==> 05-20 <==
==> flow/design.v <==
`timescale 1ns / 1ps
module neuron #(
    parameter DATA_WIDTH = 16,
    parameter signed [DATA_WIDTH-1:0] BIAS = 0    
)(
    input clk,
    input rst,
    input [DATA_WIDTH-1:0] data_in,       
    input [DATA_WIDTH-1:0] weight_in,     
    input data_in_valid,
    input data_in_last,                   
    output reg [DATA_WIDTH-1:0] neuron_out,
    output reg neuron_out_valid
);
    localparam SW = 2*DATA_WIDTH;
    function [SW-1:0] sat_add;
        input [SW-1:0] a;
        input [SW-1:0] b;
        reg [SW-1:0] s;
        begin
            s = a + b;
            if (!a[SW-1] && !b[SW-1] && s[SW-1])
                sat_add = {1'b0, {(SW-1){1'b1}}};
            else if (a[SW-1] && b[SW-1] && !s[SW-1])
                sat_add = {1'b1, {(SW-1){1'b0}}};
            else
                sat_add = s;
        end
    endfunction
    reg [SW-1:0] mul;
    reg mul_valid, mul_last;
    reg [SW-1:0] sum;
    reg [SW-1:0] total;
    reg total_valid;
    wire [SW-1:0] sum_next = sat_add(sum, mul);
    wire [SW-1:0] bias_q = {{2{BIAS[DATA_WIDTH-1]}}, BIAS, {(DATA_WIDTH-2){1'b0}}};
    wire [SW-1:0] biased = sat_add(total, bias_q);
    always @(posedge clk) begin
        mul <= $signed(data_in) * $signed(weight_in);
        if (rst) begin
            mul_valid <= 0;
            mul_last <= 0;
            sum <= 0;
            total <= 0;
            total_valid <= 0;
            neuron_out <= 0;
            neuron_out_valid <= 0;
        end else begin
            mul_valid <= data_in_valid;
            mul_last <= data_in_valid && data_in_last;
            total_valid <= 0;
            if (mul_valid) begin
                if (mul_last) begin
                    sum <= 0;
                    total <= sum_next;
                    total_valid <= 1;
                end else begin
                    sum <= sum_next;
                end
            end
            neuron_out_valid <= total_valid;
            if (total_valid) begin
                if (biased[SW-1:SW-3] == 3'b000 || biased[SW-1:SW-3] == 3'b111)
                    neuron_out <= biased[SW-3:DATA_WIDTH-2];
                else if (biased[SW-1])
                    neuron_out <= {1'b1, {(DATA_WIDTH-1){1'b0}}};
                else
                    neuron_out <= {1'b0, {(DATA_WIDTH-1){1'b1}}};
            end
        end
    end
endmodule
`timescale 1ns / 1ps
module Softmax #(
    parameter dataWidth = 16,         
    parameter numInputs = 4          
)(
    input clk,
    input rst,
    input [dataWidth*numInputs-1:0] in,    
    input in_valid,                        
    output reg [dataWidth*numInputs-1:0] out,  
    output reg valid,                      
    output reg [7:0] led_control           
);
localparam STAGE_IDLE = 2'b00,
           STAGE_EXP = 2'b01,
           STAGE_SUM = 2'b10,
           STAGE_NORM = 2'b11;
reg [1:0] state;
reg [dataWidth-1:0] input_array [0:numInputs-1];
reg [dataWidth-1:0] exp_values [0:numInputs-1];  
reg [dataWidth+2-1:0] sum_exp;  
reg [dataWidth-1:0] softmax_output [0:numInputs-1];
reg [1:0] max_class;
reg [4:0] shift_amt;
function [dataWidth-1:0] exp_lut;
    input [3:0] idx;
    begin
        case (idx)
            4'd0:  exp_lut = 16'h0800;  
            4'd1:  exp_lut = 16'h09D0;  
            4'd2:  exp_lut = 16'h0C20;  
            4'd3:  exp_lut = 16'h0F80;  
            4'd4:  exp_lut = 16'h1480;  
            4'd5:  exp_lut = 16'h1C80;  
            4'd6:  exp_lut = 16'h2A00;  
            4'd7:  exp_lut = 16'h4000;  
            4'd8:  exp_lut = 16'h6800;  
            4'd9:  exp_lut = 16'hAC00;  
            4'd10: exp_lut = 16'h1280;  
            4'd11: exp_lut = 16'h1F80;  
            4'd12: exp_lut = 16'h2C00;  
            4'd13: exp_lut = 16'h4C00;  
            4'd14: exp_lut = 16'h8000;  
            default: exp_lut = 16'hD800;  
        endcase
    end
endfunction
function [dataWidth-1:0] exp_function;
    input [dataWidth-1:0] x;
    reg [3:0] lut_idx;
    begin
        lut_idx = x[15:12] + 4'd8;  
        exp_function = exp_lut(lut_idx);
    end
endfunction
function [4:0] get_shift_amount;
    input [dataWidth+2-1:0] sum;
    reg [4:0] shift;
    begin
        shift = 0;
        if (sum[17:14] == 4'b0000) shift = 4;  
        else if (sum[17:15] == 3'b001) shift = 3;  
        else if (sum[17:16] == 2'b01) shift = 2;  
        else if (sum[17] == 1'b1) shift = 1;  
        else shift = 0;  
        get_shift_amount = shift;
    end
endfunction
always @(posedge clk) begin
    if (rst) begin
        state <= STAGE_IDLE;
        out <= 0;
        valid <= 0;
        led_control <= 8'b0;
        sum_exp <= 0;
        for (integer i = 0; i < numInputs; i = i + 1) begin
            input_array[i] <= 0;
            exp_values[i] <= 0;
        end
    end else begin
        valid <= 0;
        case (state)
            STAGE_IDLE: begin
                if (in_valid) begin
                    input_array[0] <= in[15:0];
                    input_array[1] <= in[31:16];
                    input_array[2] <= in[47:32];
                    input_array[3] <= in[63:48];
                    state <= STAGE_EXP;
                end
            end
            STAGE_EXP: begin
                exp_values[0] <= exp_function(input_array[0]);
                exp_values[1] <= exp_function(input_array[1]);
                exp_values[2] <= exp_function(input_array[2]);
                exp_values[3] <= exp_function(input_array[3]);
                state <= STAGE_SUM;
            end
            STAGE_SUM: begin
                sum_exp <= exp_values[0] + exp_values[1] + exp_values[2] + exp_values[3];
                state <= STAGE_NORM;
            end
            STAGE_NORM: begin
                shift_amt = get_shift_amount(sum_exp);
                softmax_output[0] = exp_values[0] >> shift_amt;
                softmax_output[1] = exp_values[1] >> shift_amt;
                softmax_output[2] = exp_values[2] >> shift_amt;
                softmax_output[3] = exp_values[3] >> shift_amt;
                out <= {softmax_output[3], softmax_output[2], softmax_output[1], softmax_output[0]};
                max_class = 0;
                if (softmax_output[1] > softmax_output[max_class]) max_class = 1;
                if (softmax_output[2] > softmax_output[max_class]) max_class = 2;
                if (softmax_output[3] > softmax_output[max_class]) max_class = 3;
                case (max_class)
                    2'b00: led_control <= 8'b00000001;  
                    2'b01: led_control <= 8'b00000010;  
                    2'b10: led_control <= 8'b00000100;  
                    2'b11: led_control <= 8'b00001000;  
                    default: led_control <= 8'b00000000;
                endcase
                valid <= 1;
                state <= STAGE_IDLE;
            end
        endcase
    end
end
endmodule
`timescale 1ns / 1ps
module fc_head #(
    parameter DATA_WIDTH = 16,
    parameter NUM_INPUTS = 1024,
    parameter NUM_OUTPUTS = 4
)(
    input clk,
    input rst,
    input [DATA_WIDTH-1:0] myinput,
    input [DATA_WIDTH*NUM_OUTPUTS-1:0] myweights,
    input myinputValid,
    output [DATA_WIDTH*NUM_OUTPUTS-1:0] softmax_out,
    output softmax_valid,
    output [7:0] led_control,
    output [DATA_WIDTH*NUM_OUTPUTS-1:0] logits
);
    reg [$clog2(NUM_INPUTS)-1:0] input_count;
    reg [DATA_WIDTH-1:0] input_d;
    reg input_valid_d, input_last_d;
    reg [DATA_WIDTH*NUM_OUTPUTS-1:0] weights;
    always @(posedge clk) begin
        input_d <= myinput;
        weights <= myweights;
        if (rst) begin
            input_count <= 0;
            input_valid_d <= 0;
            input_last_d <= 0;
        end else begin
            input_valid_d <= myinputValid;
            input_last_d <= myinputValid && (input_count == NUM_INPUTS-1);
            if (myinputValid)
                input_count <= input_count + 1;
        end
    end
    wire [NUM_OUTPUTS-1:0] neuron_valid;
    localparam [DATA_WIDTH*NUM_OUTPUTS-1:0] BIASES = {16'h003C, 16'h0001, 16'hFFD1, 16'h0006};
    genvar i;
    generate
        for (i = 0; i < NUM_OUTPUTS; i = i + 1) begin : output_layer
            neuron #(
                .DATA_WIDTH(DATA_WIDTH),
                .BIAS(BIASES[(i+1)*DATA_WIDTH-1 -: DATA_WIDTH])
            ) neuron_output (
                .clk(clk),
                .rst(rst),
                .data_in(input_d),
                .weight_in(weights[(i+1)*DATA_WIDTH-1 -: DATA_WIDTH]),
                .data_in_valid(input_valid_d),
                .data_in_last(input_last_d),
                .neuron_out(logits[(i+1)*DATA_WIDTH-1 -: DATA_WIDTH]),
                .neuron_out_valid(neuron_valid[i])
            );
        end
    endgenerate
    Softmax #(
        .dataWidth(DATA_WIDTH),
        .numInputs(NUM_OUTPUTS)
    ) softmax_inst (
        .clk(clk),
        .rst(rst),
        .in(logits),
        .in_valid(neuron_valid[0]),
        .out(softmax_out),
        .valid(softmax_valid),
        .led_control(led_control)
    );
endmodule
==> flow/run.sh <==
#!/bin/bash
# the make line also repeats each setting of config.mk as NAME=value (left out here)
make -C /OpenROAD-flow-scripts/flow DESIGN_CONFIG=/design/flow/config.mk WORK_HOME=/design/flow/orfs CLKGATE_MAP_FILE= finish
==> flow/config.mk <==
export PLATFORM = sky130hd
export DESIGN_NAME = fc_head
export DESIGN_NICKNAME = fc_head
export VERILOG_FILES = /design/flow/design.v
export SDC_FILE = /design/flow/constraint.sdc
export NUM_CORES = 4
export LEC_CHECK = 0
export CAP_MARGIN = 15
export CORE_MARGIN = 2
export CORE_UTILIZATION = 72
export CTS_CLUSTER_SIZE = 37
export HOLD_SLACK_MARGIN = -0.1
export SLEW_MARGIN = 20
==> flow/constraint.sdc <==
create_clock -name core_clock -period 6.36 [get_ports {clk}]
set_input_delay 1.2720 -clock core_clock [delete_from_list [all_inputs] [get_ports {clk}]]
set_output_delay 1.2720 -clock core_clock [all_outputs]
set_load 0.01 [all_outputs]
==> inputs of 01-02, as changes to 05-20 <==
- CAP_MARGIN: 15 -> 20
- CORE_UTILIZATION: 72 -> 15
- CTS_CLUSTER_SIZE: 37 -> unset
- HOLD_SLACK_MARGIN: -0.1 -> unset
==> flow/constraint.sdc (replaced) <==
create_clock -name core_clock -period 7.63 [get_ports {clk}]
set_input_delay 1.5260 -clock core_clock [delete_from_list [all_inputs] [get_ports {clk}]]
set_output_delay 1.5260 -clock core_clock [all_outputs]
set_load 0.01 [all_outputs]
==> inputs of 11-11, as changes to 05-20 <==
- ABC_AREA: unset -> 1
- CAP_MARGIN: 15 -> 40
- CELL_PAD_IN_SITES_DETAIL_PLACEMENT: unset -> 2
- CELL_PAD_IN_SITES_GLOBAL_PLACEMENT: unset -> 3
- CORE_UTILIZATION: 72 -> 40
- CTS_CLUSTER_SIZE: 37 -> unset
- GPL_ROUTABILITY_DRIVEN: unset -> 0
- HOLD_SLACK_MARGIN: -0.1 -> unset
- MIN_ROUTING_LAYER: unset -> met1
- SETUP_SLACK_MARGIN: unset -> 2.34
==> flow/constraint.sdc (replaced) <==
create_clock -name core_clock -period 8.0 [get_ports {clk}]
set_input_delay 1.6000 -clock core_clock [delete_from_list [all_inputs] [get_ports {clk}]]
set_output_delay 1.6000 -clock core_clock [all_outputs]
set_load 0.01 [all_outputs]
==> comparison table <==
Combinational gate area: 05-20 52700 um^2; 01-02 52000 um^2; 11-11 54700 um^2
Relative area of clock buffers and inverters in the final design: 05-20 3.09%; 01-02 3.35%; 11-11 3.33%
CP peak stage delay: 05-20 0.60 ns; 01-02 0.59 ns; 11-11 0.79 ns
Antenna violations before repair: 05-20 10; 01-02 32; 11-11 21
Global-route met1 utilization: 05-20 52.3%; 01-02 12.9%; 11-11 41.8%
Core footprint: 05-20 97000 um^2; 01-02 470000 um^2; 11-11 180000 um^2
Footprint of the flip-flops and latches: 05-20 12600 um^2; 01-02 12500 um^2; 11-11 12700 um^2
Die X-Extent: 05-20 317 um; 01-02 690 um; 11-11 429 um
OpenROAD warning count: 05-20 63; 01-02 58; 11-11 61
Status: 05-20 complete, but fails checks; 01-02 complete, no violations; 11-11 complete, no violations
Reasons for failing layout checks: 05-20 negative setup slack; 01-02 -; 11-11 -
Detail Route met2 WL: 05-20 96500 um; 01-02 92600 um; 11-11 202000 um
Post-CTS Setup Repair Bufs: 05-20 15; 01-02 0; 11-11 229
Core utilization before placement: 05-20 72.8%; 01-02 15.0%; 11-11 40.1%
Complex Gates by Area: 05-20 11.8%; 01-02 11.8%; 11-11 10.8%
Number of instances in the synthesized netlist: 05-20 8052; 01-02 8052; 11-11 9497
Worst Clk Skew: 05-20 0.0442 ns; 01-02 0.0495 ns; 11-11 0.0679 ns
First-pass GRT wire length: 05-20 318000 um; 01-02 330000 um; 11-11 483000 um
Wire length reported by the detailed router: 05-20 207000 um; 01-02 214000 um; 11-11 453000 um
Wire length on met1: 05-20 78400 um; 01-02 105000 um; 11-11 155000 um
Post-synthesis cell count from yosys: 05-20 8052; 01-02 8052; 11-11 9497
Final setup margin: 05-20 -0.410 ns; 01-02 0.278 ns; 11-11 0.710 ns
Setup slack of the worst register-to-register path: 05-20 -0.41 ns; 01-02 0.28 ns; 11-11 0.71 ns
